## v6
// core
module core(input wire I_clk, 
    input wire I_reset,
    input wire I_irq_active,
    input wire MEM_ready,
    input wire[15:0] MEM_data_in, 
    input wire MEM_data_ready,
    output reg O_irq_ack,
    output reg MEM_exec, 
    output reg MEM_write,
    output reg[1:0] MEM_size, 
    output reg[15:0] MEM_addr, 
    output reg[15:0] MEM_data_out);
==> flow/config.mk <==
export PLATFORM = sky130hd
export DESIGN_NAME = core
export DESIGN_NICKNAME = core
export VERILOG_FILES = /design/flow/design.v
export SDC_FILE = /design/flow/constraint.sdc
export NUM_CORES = 4
export LEC_CHECK = 0
export CAP_MARGIN = 20
export CORE_MARGIN = 2
export CORE_UTILIZATION = 40
export SLEW_MARGIN = 20
==> flow/constraint.sdc <==
create_clock -name core_clock -period 7.0 [get_ports {I_clk}]
set_input_delay 1.4000 -clock core_clock [delete_from_list [all_inputs] [get_ports {I_clk}]]
set_output_delay 1.4000 -clock core_clock [all_outputs]
set_load 0.01 [all_outputs]
run.sh (not shown) runs the stock make flow with config.mk's settings and CLKGATE_MAP_FILE=.
For v7, these inputs were changed with respect to v6:
- SETUP_SLACK_MARGIN: unset -> -0.5
- CORE_UTILIZATION: 40 -> 66
- the clock period (ns, I/O delays scaled along): 7.0 -> 5.19
Notes after the runs:
What the final checks of v7 revealed, after a flow that finished every stage, was a layout that fails on setup timing.
v7 ended up with fewer standard cells than v6.
Delay of the slowest cell on the worst path for v7 is higher than for v6.
[v7] total number of placement rows fell 22% relative to v6


## run A
core again, from the RTL that the note above started with.
==> flow/design.v (excerpt) <==
module core(input wire I_clk, 
    input wire I_reset,
    input wire I_irq_active,
    input wire MEM_ready,
    input wire[15:0] MEM_data_in, 
    input wire MEM_data_ready,
    output reg O_irq_ack,
    output reg MEM_exec, 
    output reg MEM_write,
    output reg[1:0] MEM_size, 
    output reg[15:0] MEM_addr, 
    output reg[15:0] MEM_data_out);
make LEC_CHECK=0 ABC_AREA=1 CAP_MARGIN=35 CELL_PAD_IN_SITES_DETAIL_PLACEMENT=2 CELL_PAD_IN_SITES_GLOBAL_PLACEMENT=2 CORE_ASPECT_RATIO=0.52 CORE_MARGIN=3 CORE_UTILIZATION=21 CTS_CLUSTER_SIZE=72 HOLD_SLACK_MARGIN=0.08 MIN_ROUTING_LAYER=met2 SLEW_MARGIN=25 finish   # period 9.51 ns
In summary, run A completed successfully, with a layout that passed the timing, design-rule and antenna checks.
#### Input delta (run B over run A)
- CTS_CLUSTER_SIZE no longer set, was 72
- MIN_ROUTING_LAYER no longer set, was met2
- SETUP_SLACK_MARGIN now 1.5, previously not set
- CELL_PAD_IN_SITES_GLOBAL_PLACEMENT no longer set, was 2
- CORE_UTILIZATION now 61, was 21
- HOLD_SLACK_MARGIN no longer set, was 0.08
- ABC_AREA no longer set, was 1
- SLEW_MARGIN now 20, was 25
- CAP_MARGIN now 20, was 35
- CORE_ASPECT_RATIO no longer set, was 0.52
- CORE_MARGIN now 2, was 3
- CELL_PAD_IN_SITES_DETAIL_PLACEMENT no longer set, was 2
- the clock period (ns, I/O delays scaled along) now 5.23, was 9.51
[summary]
- Run B completed every stage of the flow, and the final layout passed the timing, design-rule and antenna checks.
- Diff run A..run B | number of buffers added on ports | unchanged
- Main combinational cell family by area after synthesis: simple AND/OR/NAND/NOR gates -> run A, AND-OR/OR-AND gates -> run B
- Clock power delta (run B − run A): unfavourable
- Run A reports its cell at the slowest stage of the critical path as nand2_2 while run B reports a221oi_2.
- Run B ended up with alu.O_out[0] as its end of the critical path; run A ended up with MEM_addr[2].
- Diff run A -> run B: share of the clock period used by the worst path after layout moved up; core utilization moved up; path length in cells of the critical path moved up; critical-path maximum fanout moved up; wire length of the first global-routing pass moved down.
Inputs modified between run B and run C:
- swapping 61 for 68 in CORE_UTILIZATION
- putting CTS_CLUSTER_DIAMETER at 28 where nothing was set
- swapping 1.5 for 1.06 in SETUP_SLACK_MARGIN
- putting MAX_ROUTING_LAYER at met4 where nothing was set
- putting CTS_CLUSTER_SIZE at 20 where nothing was set
- swapping 20 for 5 in CAP_MARGIN
- putting GPL_TIMING_DRIVEN at 1 where nothing was set
- swapping 5.23 for 3.67 in the clock period (ns, I/O delays scaled along)
Results
- Per the comparison of run C with run B, hold-fix buffer count after cts now sits at about the same level, placer's final routability congestion estimate now sits higher.
- Going from run B to run C, number of instances in the placed design picked up an extra 62, floorplan die area lost 10%, die boundary width lost 5.2%, synthesized cell count neither gained nor lost much.
- The number of H-tree branching levels in run C was higher than what run B gave.
- Run C reports a higher cell area reported after detailed placement than run B does.
- Run C never completed, since it errored out during global routing.
Here is what was changed in the inputs of run D compared with run C.
- a change of CTS_CLUSTER_DIAMETER from 28 to 345
- a change of CTS_CLUSTER_SIZE from 20 to 17
- a deleted MAX_ROUTING_LAYER that had been met4
- an added ABC_AREA of 1
- a change of SETUP_SLACK_MARGIN from 1.06 to -0.52
- a change of CAP_MARGIN from 5 to 20
- a deleted GPL_TIMING_DRIVEN that had been 1
- a change of the clock period (ns, I/O delays scaled along) from 3.67 to 5.23
[summary]
- Sort run D and run C by post-cts resize count, ascending, and run D comes first.
- On number of cells in the yosys synthesis report: run D sits above run C.
- Run D completed; timing, DRC and antenna clean
- Number of buffers created by CTS (lower): run D
- Going from run C to run D, total core area went up 0.98%, area enclosed by the die boundary went up 1.6%, area reported by Yosys stat went up 400 sq um, average cell area after synthesis went down 25%.
--- input diff run D..run E ---
- SETUP_SLACK_MARGIN: -0.52 -> unset
- ABC_AREA: 1 -> unset
- CTS_CLUSTER_DIAMETER: 345 -> unset
- CTS_CLUSTER_SIZE: 17 -> unset
- CORE_UTILIZATION: 68 -> 40
- the clock period (ns, I/O delays scaled along): 5.23 -> 7.08
Results
Run E: all stages complete, timing, DRC and antenna checks passed
Summary of run E over run D: fraction of the mapped netlist area in adder cells barely changed, worst setup margin went up 1.38 ns, later-pin clock latency in the skew report increased 0.02 ns.
Diff run D -> run E: global-route wire length before repair decreased 6.6%; design area increased 440 sq um; total length of routed wires decreased about 4.5%.
Combinational group share of total power ended up 4.0 points lower on run E than on run D.
What run F does differently from run E at the input level:
- a change of CORE_UTILIZATION from 40 to 69
- a change of the clock period (ns, I/O delays scaled along) from 7.08 to 5.3
==> comparison <==
Of run E and run F, the lower first-pass GRT wire length belongs to run E.
From run E to run F the numbers moved as follows: global-route usage picked up an extra 29 points, final area lost 490 sq um, count of buffer and inverter cells on the critical path lost 1.


Setup of job 8245:
core again, from the RTL that the note above started with.
Design core, start of the top module:
module core(input wire I_clk, 
    input wire I_reset,
    input wire I_irq_active,
    input wire MEM_ready,
    input wire[15:0] MEM_data_in, 
    input wire MEM_data_ready,
    output reg O_irq_ack,
    output reg MEM_exec, 
    output reg MEM_write,
    output reg[1:0] MEM_size, 
    output reg[15:0] MEM_addr, 
    output reg[15:0] MEM_data_out);
     localparam ADD     = 4'b0000;
    localparam SUB     = 4'b0001;
    localparam OR      = 4'b0010;
    localparam AND     = 4'b0011;
    localparam XOR     = 4'b0100;
    localparam NOT     = 4'b0101;
    localparam READ    = 4'b0110;
    localparam WRITE   = 4'b0111;
    localparam LOAD    = 4'b1000;
    localparam CMP     = 4'b1001;
    localparam SHIFT   = 4'b1010;
    localparam JMP     = 4'b1011;
    localparam JMPC    = 4'b1100;
    localparam SPECIAL = 4'b1101;
    localparam STACK   = 4'b1110;
     localparam FETCH         = 10'b0000000001;
    localparam DECODE        = 10'b0000000010;
    localparam REG_READ      = 10'b0000000100;
    localparam EXEC          = 10'b0000001000;
  ...
make LEC_CHECK=0 CAP_MARGIN=10 CELL_PAD_IN_SITES_DETAIL_PLACEMENT=0 CORE_ASPECT_RATIO=0.58 CORE_MARGIN=5 CORE_UTILIZATION=25 CTS_CLUSTER_DIAMETER=183 CTS_CLUSTER_SIZE=93 GPL_TIMING_DRIVEN=1 MAX_ROUTING_LAYER=met4 MIN_ROUTING_LAYER=met2 PLACE_DENSITY=0.92 SETUP_SLACK_MARGIN=0.79 SLEW_MARGIN=20 finish   # period 6.04 ns
Job 8245: GRT-0116 in 5_1_grt -> run aborted
The inputs of job 6823 differ from those of job 8245 as listed below.
Settings: MAX_ROUTING_LAYER no longer set, was met4; CORE_ASPECT_RATIO no longer set, was 0.58; CELL_PAD_IN_SITES_DETAIL_PLACEMENT no longer set, was 0; SETUP_SLACK_MARGIN no longer set, was 0.79; CORE_MARGIN now 2, was 5; GPL_TIMING_DRIVEN no longer set, was 1; CTS_CLUSTER_DIAMETER no longer set, was 183; TNS_END_PERCENT now 5, previously not set; MIN_ROUTING_LAYER no longer set, was met2; PLACE_DENSITY no longer set, was 0.92; CAP_MARGIN now 20, was 10; CORE_UTILIZATION now 58, was 25; CTS_CLUSTER_SIZE no longer set, was 93; the clock period (ns, I/O delays scaled along) now 4.69, was 6.04.
==> comparison <==
Job 8245 did not finish: a tool error stopped it during 5_1_grt. Job 6823 has completed all stages; timing, DRC and antenna checks passed. Die area on job 6823 is ahead of job 8245. Job 8245 -> job 6823: count of unique library cells instantiated by Yosys delta 0, exact match. Per the comparison of job 6823 with job 8245, chip area in the Yosys report roughly the same; half-perimeter wire length after placement fell 31000 µm.
> inputs changed (job 6823 -> job 640)
Settings: setting CTS_CLUSTER_SIZE to 10 for the first time; removing TNS_END_PERCENT (formerly 5); changing CORE_UTILIZATION from 58 to 72; setting SETUP_SLACK_MARGIN to 1.29 for the first time; setting PLACE_DENSITY to 0.39 for the first time; setting CTS_CLUSTER_DIAMETER to 394 for the first time; changing the clock period (ns, I/O delays scaled along) from 4.69 to 5.3.
--- outcome ---
- Job 640 did not finish; the tool stopped in 5_1_grt with error GRT-0116.
- In the metrics for job 640 and job 6823, the one carrying the lower cell count after placement is job 640.
- From job 6823 to job 640 the numbers moved as follows: number of post-CTS setup repair buffers has increased, post-synthesis share of cell area spent on and, or, nand and nor gates has remained practically unchanged, die size has decreased.
- Going from job 6823 to job 640, the post-placement worst setup slack was found to have gone up by 0.45 ns.
- Delta (job 640 minus job 6823): placeable core region down 7700 µm², number of cell instances after yosys synthesis neither gained nor lost much, synthesized area per cell about even, detailed placement HPWL fell 1.6%.
- Relative to job 6823, the weighted congestion at the end of routability-driven global placement measured on job 640 has increased by a little under 10%.


Setup of build 85:
core again, from the RTL that the note above started with.
Settings: LEC_CHECK=0, CAP_MARGIN=10, CELL_PAD_IN_SITES_DETAIL_PLACEMENT=0, CORE_ASPECT_RATIO=0.58, CORE_MARGIN=5, CORE_UTILIZATION=25, CTS_CLUSTER_DIAMETER=158, CTS_CLUSTER_SIZE=93, GPL_ROUTABILITY_DRIVEN=0, GPL_TIMING_DRIVEN=1, MAX_ROUTING_LAYER=met4, MIN_ROUTING_LAYER=met2, PLACE_DENSITY_LB_ADDON=0.14, SETUP_SLACK_MARGIN=0.79, SLEW_MARGIN=20; clock period 6.04 ns.
No final results exist for build 85, since it was stopped by error GRT-0116 during global routing (5_1_grt).
## Diff of input files: build 68 against build 85
==> flow/config.mk <==
export PLATFORM = sky130hd
export DESIGN_NAME = core
export DESIGN_NICKNAME = core
export VERILOG_FILES = /design/flow/design.v
export SDC_FILE = /design/flow/constraint.sdc
export NUM_CORES = 4
export LEC_CHECK = 0
export ABC_AREA = 1
export CAP_MARGIN = 20
export CORE_MARGIN = 2
export CORE_UTILIZATION = 69
export SLEW_MARGIN = 20
==> flow/constraint.sdc <==
create_clock -name core_clock -period 6.49 [get_ports {I_clk}]
set_input_delay 1.2980 -clock core_clock [delete_from_list [all_inputs] [get_ports {I_clk}]]
set_output_delay 1.2980 -clock core_clock [all_outputs]
set_load 0.01 [all_outputs]
Results
- Build 68 completed every stage of the flow, and the final layout passed the timing, design-rule and antenna checks.
- Count of instantiated cells in the yosys netlist on build 68 is up relative to build 85.
- Build 85 has a higher number of resized instances in the post-cts repair step than build 68.
- Xor/xnor cell area share of the yosys netlist sits lower in build 68 than in build 85.
- Compared with build 85, in build 68 area of the synthesized netlist per yosys stat moved up, cell area reported after detailed placement moved down.
- Compared with build 85, build 68 shows minimum setup slack after placement higher by 30 ps.
- Synthesized-area fraction occupied by adder cells across build 85 and build 68: no real change.
Inputs modified between build 68 and build 51:
diff --git a/flow/config.mk b/flow/config.mk
--- a/flow/config.mk
+++ b/flow/config.mk
@@ -8,5 +8,10 @@
 export ABC_AREA = 1
 export CAP_MARGIN = 20
-export CORE_MARGIN = 2
-export CORE_UTILIZATION = 69
-export SLEW_MARGIN = 20
+export CELL_PAD_IN_SITES_DETAIL_PLACEMENT = 2
+export CELL_PAD_IN_SITES_GLOBAL_PLACEMENT = 2
+export CORE_ASPECT_RATIO = 0.52
+export CORE_MARGIN = 3
+export CORE_UTILIZATION = 40
+export CTS_CLUSTER_SIZE = 72
+export HOLD_SLACK_MARGIN = 0.08
+export SLEW_MARGIN = 25
==> flow/constraint.sdc <==
create_clock -name core_clock -period 9.51 [get_ports {I_clk}]
set_input_delay 1.9020 -clock core_clock [delete_from_list [all_inputs] [get_ports {I_clk}]]
set_output_delay 1.9020 -clock core_clock [all_outputs]
set_load 0.01 [all_outputs]
[summary]
Going from build 68 to build 51, the area added between synthesis and finish was found to have gone up by 3.6 points. Comparing build 51 and build 68, the lower clock tree cell share of total cell area was measured on build 68. [build 51] routed wire length rose 69 mm relative to build 68. Build 68 has lower tally of filler cells in the layout than build 51. In build 51 relative to build 68, power density of the placed cells had gone down by more than 10%. Looking at final-layout clock buffer total, build 51 sits 3 higher than build 68 does. The buffering stage count on the worst path with inverters included reported for build 51 is greater than that of build 68 by 1. Number of cells on the critical path (build 51 over build 68): increase, 1.


## P
core again, from the RTL that the note above started with.
make LEC_CHECK=0 CAP_MARGIN=20 CORE_MARGIN=2 CORE_UTILIZATION=65 CTS_CLUSTER_DIAMETER=211 CTS_CLUSTER_SIZE=42 SETUP_SLACK_MARGIN=0.97 SLEW_MARGIN=20 finish   # period 3.22 ns
As the logs show, P stopped at 5_1_grt after a tool error, so it never reached the end of the flow.
Relative to P, the following input files were edited for Q:
diff --git a/flow/config.mk b/flow/config.mk
--- a/flow/config.mk
+++ b/flow/config.mk
@@ -8,7 +8,8 @@
 export CAP_MARGIN = 20
 export CORE_MARGIN = 2
-export CORE_UTILIZATION = 65
-export CTS_CLUSTER_DIAMETER = 211
-export CTS_CLUSTER_SIZE = 42
-export SETUP_SLACK_MARGIN = 0.97
+export CORE_UTILIZATION = 48
+export GPL_ROUTABILITY_DRIVEN = 1
+export GPL_TIMING_DRIVEN = 0
+export MIN_ROUTING_LAYER = met2
+export PLACE_DENSITY_LB_ADDON = 0.07
 export SLEW_MARGIN = 20
==> flow/constraint.sdc <==
create_clock -name core_clock -period 4.24 [get_ports {I_clk}]
set_input_delay 0.8480 -clock core_clock [delete_from_list [all_inputs] [get_ports {I_clk}]]
set_output_delay 0.8480 -clock core_clock [all_outputs]
set_load 0.01 [all_outputs]
## What came out
Weighted congestion reported at the end of routability-driven placement | Q above P
As far as area reported by Yosys stat goes, Q and P are indistinguishable; the numbers are identical.
Summary of the comparison: count of instances resized after the clock tree is built is lower in Q, relative to P.
Relative to P, the height of the die of Q is higher by 16%.
Q: aborted in 5_1_grt (tool error)
Tool error GRT-0232 stopped P during 5_1_grt; no final results.
What R does differently from Q at the input level:
==> flow/config.mk <==
export PLATFORM = sky130hd
export DESIGN_NAME = core
export DESIGN_NICKNAME = core
export VERILOG_FILES = /design/flow/design.v
export SDC_FILE = /design/flow/constraint.sdc
export NUM_CORES = 4
export LEC_CHECK = 0
export CAP_MARGIN = 20
export CORE_MARGIN = 2
export CORE_UTILIZATION = 57
export CTS_CLUSTER_DIAMETER = 29
export CTS_CLUSTER_SIZE = 42
export SETUP_SLACK_MARGIN = 0.81
export SLEW_MARGIN = 20
==> flow/constraint.sdc <==
create_clock -name core_clock -period 3.18 [get_ports {I_clk}]
set_input_delay 0.6360 -clock core_clock [delete_from_list [all_inputs] [get_ports {I_clk}]]
set_output_delay 0.6360 -clock core_clock [all_outputs]
set_load 0.01 [all_outputs]
Notes after the runs:
R got as far as 5_1_grt, where a tool error ended the run. Lower post-placement cell area goes to Q over R. Going from Q to R, standard-cell row count -7; synthesized cell count shows no meaningful change; number of resized instances in the post-cts repair step grew by 660%. Total die size (R vs. Q) decreases by more than 10%. Weighted congestion reported at the end of routability-driven placement for R: 12% down relative to Q. Total core area delta for R relative to Q: 8000 um^2 lower. Average footprint of a synthesized cell: R vs Q identical. On number of buffers inserted by port buffering, R tracks Q almost exactly.
Power figures rest on the tool's default switching activity, not on a simulated workload.
